build 15:
==> flow/design.v <==
`timescale 1ns / 1ns
`timescale 1ns / 1ns
module alu #(
    parameter DATA_WIDTH = 16
) (
    input [DATA_WIDTH-1:0] data_in1,
    data_in2,
    input [1:0] op,
    output reg [DATA_WIDTH-1:0] data_out,
    output [2:0] flag
);
  reg carry;
  wire zero, neg;
  wire [16:0] data_in1_add, data_in2_add;
  assign data_in1_add = data_in1;
  assign data_in2_add = data_in2;
  always @(*) begin
    case (op)
      2'b00: {carry, data_out} = {1'b0, ~(data_in1 | data_in2)};
      2'b01: {carry, data_out} = data_in1_add + data_in2_add;
      2'b10: {carry, data_out} = {1'b0, data_in1};
      2'b11: {carry, data_out} = {1'b0, (data_in2 >> 1)};
    endcase
  end
  assign zero = ~(|data_out);
  assign neg  = data_out[DATA_WIDTH-1];
  assign flag = {zero, neg, carry};
endmodule
`timescale 1ns / 1ns
module register #(
    parameter N = 16
) (
    input clk,
    rst,
    en,
    input [N-1:0] data_in,
    output reg [N-1:0] data_out
);
  always @(posedge clk, negedge rst) begin
    if (!rst) begin
      data_out <= 0;
    end else begin
      if (en) begin
        data_out <= data_in;
      end
    end
  end
endmodule
`timescale 1ns / 1ns
module registerfile #(
    parameter N = 16,
    M = 5
) (
    input clk,
    en,
    input [N-1:0] wr_data,
    input [M-1:0] addr,
    output [N-1:0] rd_data
);
  reg [N-1:0] mem[(2**M)-1:0];
  assign rd_data = (addr == 29) ? 0 : ( (addr == 30) ? 16'h1 : ( (addr == 31) ? 16'hffff : mem[addr]));
  always @(posedge clk) begin
    if (en) begin
      mem[addr] <= wr_data;
    end
  end
endmodule
`timescale 1ns / 1ns
 `timescale 1ns / 1ns
module state (
    input            clk,
    rst,
    input      [2:0] op,
    output reg [3:0] state,
    input      [2:0] flag
);
  reg [3:0] nextstate;
  reg       br;
  always @(*) begin
    case (state)
      4'b0000: begin
        if (op == 3'b000) begin
          nextstate = 4'b0001;
        end else if (op == 3'b001) begin
          nextstate = 4'b0010;
        end else if (op == 3'b010) begin
          nextstate = 4'b0011;
        end else if (op == 3'b011) begin
          nextstate = 4'b1010;
        end else if (op == 3'b100) begin
          nextstate = 4'b0100;
        end else if (op == 3'b101) begin
          nextstate = 4'b0101;
        end else if (op == 3'b110) begin
          nextstate = 4'b1000;
        end else nextstate = 4'b0111;
      end
      4'b0001: begin
        nextstate = 4'b1010;
      end
      4'b0010: nextstate = 4'b1010;
      4'b0011: nextstate = 4'b1010;
      4'b0100: nextstate = 4'b1010;
      4'b0101: nextstate = 4'b0110;
      4'b0110: nextstate = 4'b1010;
      4'b0111: nextstate = 4'b1010;
      4'b1000:
      if (br) nextstate = 4'b1001;
      else nextstate = 4'b1010;
      4'b1001: nextstate = 4'b0000;
      4'b1010: nextstate = 4'b0000;
      default: nextstate = 4'b0000;
    endcase   
  end
  always @(posedge clk, negedge rst) begin
    if (!rst) begin
      state <= 4'b0000;
    end else begin
      state <= nextstate;
    end
  end
  always @(*) begin
    case (op)
      3'h0: br = 0;
      3'h1: br = flag[0];
      3'h2: br = flag[1];
      3'h3: br = flag[1] | flag[0];
      3'h4: br = flag[2];
      3'h5: br = flag[2] | flag[0];
      3'h6: br = flag[2] | flag[1];
      3'h7: br = 1;
      default: br = 0;
    endcase   
  end   
endmodule   
`timescale 1ns / 1ns
 `timescale 1ns / 1ns
module decode (
    input [2:0] op,
    input [3:0] state,
    output reg [13:0] dec
);
  always @(*) begin
    case (state)
      4'b0000: begin
        if (op == 3'b110) begin
          dec = 14'b1_1_x_x_xx_xx_1_0_0_1_0_0;
        end else if (op == 3'b101) begin
          dec = 14'b1_1_x_x_xx_xx_1_0_0_0_0_0;
        end else if (op == 3'b011) begin
          dec = 14'bx_1_0_x_1x_xx_0_0_1_0_0_0;
        end else begin
          dec = 14'bx_1_x_x_xx_xx_0_0_0_1_0_0;
        end
      end
      4'b0001: dec = 14'bx_1_x_1_xx_00_0_1_0_0_1_0;
      4'b0010: dec = 14'bx_1_x_1_xx_01_0_1_0_0_1_0;
      4'b0011: dec = 14'bx_0_x_0_1x_xx_0_1_0_0_0_0;
      4'b0100: dec = 14'bx_0_x_x_xx_xx_0_0_0_0_0_1;
      4'b0101: dec = 14'b1_1_x_0_00_xx_1_1_0_0_0_0;
      4'b0110: dec = 14'b1_1_x_0_01_xx_0_1_0_0_0_0;
      4'b1000: dec = 14'bx_1_1_x_xx_xx_0_0_1_0_0_0;
      4'b1001: dec = 14'b0_1_x_x_xx_xx_1_0_0_0_0_0;
      4'b0111: dec = 14'bx_1_x_1_xx_11_0_1_0_0_1_0;
      4'b1011: dec = 14'bx_1_0_x_xx_xx_0_0_0_0_0_1;
      4'b1010: dec = 14'b1_1_x_x_xx_xx_1_0_0_0_0_0;
      default: dec = 14'b0;
    endcase
  end
endmodule
`timescale 1ns / 1ns
module Temple #(
    parameter ADDR_WIDTH = 16,
    parameter DATA_WIDTH = 16
) (
    input                   clk,
    rst,
    output [ADDR_WIDTH-1:0] addr,
    input  [          15:0] rd_data,
    output [          15:0] wr_data,
    output                  en
);
  wire [15:0] pc_sel_data, acc_sel_data, reg_sel_data, imm_sel_data;
  wire [15:0] pc_out, add_out, acc_out;
  wire [15:0] regfile_out, rf_out, alu_out;
  wire [2:0] flag_out, alu_flag;
  wire pc_sel, acc_sel, reg_sel, addr_sel;
  wire pc_en, acc_en, regfile_en, flag_en, rf_en;
  wire [1:0] imm_sel, alu_op;
  wire [ 2:0] op;
  wire [ 3:0] state;
  wire [13:0] dec;
  wire [ 4:0] regfile_addr;
  wire [ 7:0] half_imm_data;
  assign {pc_sel,addr_sel,reg_sel,acc_sel,imm_sel[1:0],alu_op[1:0],pc_en,acc_en,regfile_en,rf_en,flag_en,en} = dec;
  state statemachine (
      .clk(clk),
      .rst(rst),
      .op(op),
      .state(state),
      .flag(flag_out)
  );
  decode decode (
      .op(op),
      .state(state),
      .dec(dec)
  );
  register PC (
      .clk(clk),
      .rst(rst),
      .en(pc_en),
      .data_in(pc_sel_data),
      .data_out(pc_out)
  );
  register Acc (
      .clk(clk),
      .rst(rst),
      .en(acc_en),
      .data_in(acc_sel_data),
      .data_out(acc_out)
  );
  register #(
      .N(3)
  ) flag (
      .clk(clk),
      .rst(rst),
      .en(flag_en),
      .data_in(alu_flag),
      .data_out(flag_out)
  );
  register regi (
      .clk(clk),
      .rst(rst),
      .en(rf_en),
      .data_in(regfile_out),
      .data_out(rf_out)
  );
  alu alu (
      .data_in1(rf_out),
      .data_in2(acc_out),
      .op(alu_op),
      .data_out(alu_out),
      .flag(alu_flag)
  );
  registerfile regfile (
      .clk(clk),
      .en(regfile_en),
      .wr_data(reg_sel_data),
      .rd_data(regfile_out),
      .addr(regfile_addr)
  );
  assign pc_sel_data = (pc_sel) ? add_out : rf_out;
  assign add_out = pc_out + 16'h1;
  assign acc_sel_data = (acc_sel) ? alu_out : imm_sel_data;
  assign reg_sel_data = (reg_sel) ? add_out : acc_out;
  assign addr = addr_sel ? {pc_out[15:1], 1'b0} : {rf_out[15:1], 1'b0};
  assign wr_data = acc_out;
  assign op = (pc_out[0]) ? rd_data[15:13] : rd_data[7:5];
  assign regfile_addr = (pc_out[0]) ? rd_data[12:8] : rd_data[4:0];
  assign half_imm_data = (pc_out[0]) ? rd_data[15:8] : rd_data[7:0];
  assign imm_sel_data = (imm_sel[1]) ? rd_data[15:0] : ( (imm_sel[0]) ? {half_imm_data, acc_out[7:0]} : {acc_out[15:8], half_imm_data});
endmodule   
==> flow/config.mk <==
export PLATFORM = sky130hd
export DESIGN_NAME = Temple
export DESIGN_NICKNAME = Temple
export VERILOG_FILES = /design/flow/design.v
export SDC_FILE = /design/flow/constraint.sdc
export NUM_CORES = 4
export LEC_CHECK = 0
export CAP_MARGIN = 20
export CELL_PAD_IN_SITES_GLOBAL_PLACEMENT = 1
export CORE_ASPECT_RATIO = 1.88
export CORE_MARGIN = 8
export CORE_UTILIZATION = 40
export GPL_ROUTABILITY_DRIVEN = 0
export GPL_TIMING_DRIVEN = 1
export MAX_ROUTING_LAYER = met4
export MIN_ROUTING_LAYER = met2
export PLACE_DENSITY = 0.6
export SLEW_MARGIN = 20
==> flow/constraint.sdc <==
create_clock -name core_clock -period 3.16 [get_ports {clk}]
set_input_delay 0.6320 -clock core_clock [delete_from_list [all_inputs] [get_ports {clk}]]
set_output_delay 0.6320 -clock core_clock [all_outputs]
set_load 0.01 [all_outputs]
run.sh (not shown) runs the stock make flow with config.mk's settings and CLKGATE_MAP_FILE=.
Both conditions hold for build 15: the flow ran to the end and the final layout passed the timing, DRC and antenna checks.
### build 15 -> build 74
==> flow/config.mk <==
export PLATFORM = sky130hd
export DESIGN_NAME = Temple
export DESIGN_NICKNAME = Temple
export VERILOG_FILES = /design/flow/design.v
export SDC_FILE = /design/flow/constraint.sdc
export NUM_CORES = 4
export LEC_CHECK = 0
export CAP_MARGIN = 20
export CORE_MARGIN = 2
export CORE_UTILIZATION = 72
export CTS_CLUSTER_SIZE = 15
export PLACE_DENSITY = 0.6
export SLEW_MARGIN = 20
==> flow/constraint.sdc <==
create_clock -name core_clock -period 3.08 [get_ports {clk}]
set_input_delay 0.6160 -clock core_clock [delete_from_list [all_inputs] [get_ports {clk}]]
set_output_delay 0.6160 -clock core_clock [all_outputs]
set_load 0.01 [all_outputs]
==> results <==
Although build 74 finished all stages, its layout failed final checks on negative setup slack. Between build 15 and build 74, the difference in power dissipated in sequential cells is negligible. Via count in build 74 is 7.8% below build 15. Delta (build 74 minus build 15): average wire per standard cell climbed 27%; basic-gate share of the synthesized area counting and, or, nand and nor cells barely changed; sequential cell area barely changed; floorplan die height dropped about 47%; power climbed 7.2%. Build 74 reports its critical path endpoint as PC.data_out[0] while build 15 reports regi.data_out[4]. Compared to build 15, build 74 has endpoint required time on the critical path 0.14 ns lower. Diff build 15 and build 74: number of clock-tree buffers in the layout higher in build 15. Build 74: met2 track demand over resource in global routing 26 points above build 15.
[inputs] build 79 vs build 74
--- a/flow/config.mk
+++ b/flow/config.mk
@@ -7,7 +7,7 @@
 export LEC_CHECK = 0
-export CAP_MARGIN = 20
+export CAP_MARGIN = 5
 export CORE_MARGIN = 2
-export CORE_UTILIZATION = 72
+export CORE_UTILIZATION = 70
 export CTS_CLUSTER_SIZE = 15
-export PLACE_DENSITY = 0.6
+export SETUP_SLACK_MARGIN = 0.4
 export SLEW_MARGIN = 20
For the placeable core area, build 79 came in 1000 µm² higher than build 74 did. Summary of build 79 over build 74: area after synthesis flat; count of placed standard cells including taps now larger. In the summary table, build 79 is marked failed, with error GRT-0232 raised in global routing. Build 79 vs. build 74: area of the die went up by 980 µm². In the reports for build 79 and build 74, the smaller die width belongs to build 74.
The following lists how build 32 was set up differently from build 79:
--- a/flow/config.mk
+++ b/flow/config.mk
@@ -7,7 +7,5 @@
 export LEC_CHECK = 0
-export CAP_MARGIN = 5
+export CAP_MARGIN = 20
 export CORE_MARGIN = 2
-export CORE_UTILIZATION = 70
-export CTS_CLUSTER_SIZE = 15
-export SETUP_SLACK_MARGIN = 0.4
+export CORE_UTILIZATION = 63
 export SLEW_MARGIN = 20
==> flow/constraint.sdc <==
create_clock -name core_clock -period 3.17 [get_ports {clk}]
set_input_delay 0.6340 -clock core_clock [delete_from_list [all_inputs] [get_ports {clk}]]
set_output_delay 0.6340 -clock core_clock [all_outputs]
set_load 0.01 [all_outputs]
### Flow results
Summary across build 32 and build 79: the single failing run is build 79.
Going from build 79 to build 32, the total instance count after detailed placement was found to have gone up by 0.80%.
Changes observed in build 32 relative to build 79: global placement routability congestion now sits lower, chip height now sits higher, initial core utilization now sits lower.
Relative to build 32, the following input files were edited for build 11:
--- a/flow/config.mk
+++ b/flow/config.mk
@@ -9,3 +9,5 @@
 export CORE_MARGIN = 2
-export CORE_UTILIZATION = 63
+export CORE_UTILIZATION = 68
+export CTS_CLUSTER_SIZE = 24
+export SETUP_SLACK_MARGIN = 0.49
 export SLEW_MARGIN = 20
==> comparison <==
For met1 layer wirelength in the final routing, build 32 and build 11 come out practically identical.
[compare] base=build 32 new=build 11: global routing usage on met3 moved up; summed area of non-filler cells in the final layout +about 5%.
Total instance count after detailed placement, build 11 vs build 32: down by a few percent
[compare] base=build 32 new=build 11: least setup slack across all paths after layout went up by 0.085 ns; worst setup slack after placement shows a reduction of 0.048 ns; worst clock skew on the final layout decreased by 0.0062 ns relative to the old numbers.
No activity file was given, so power comes from the tool's default toggle rates.
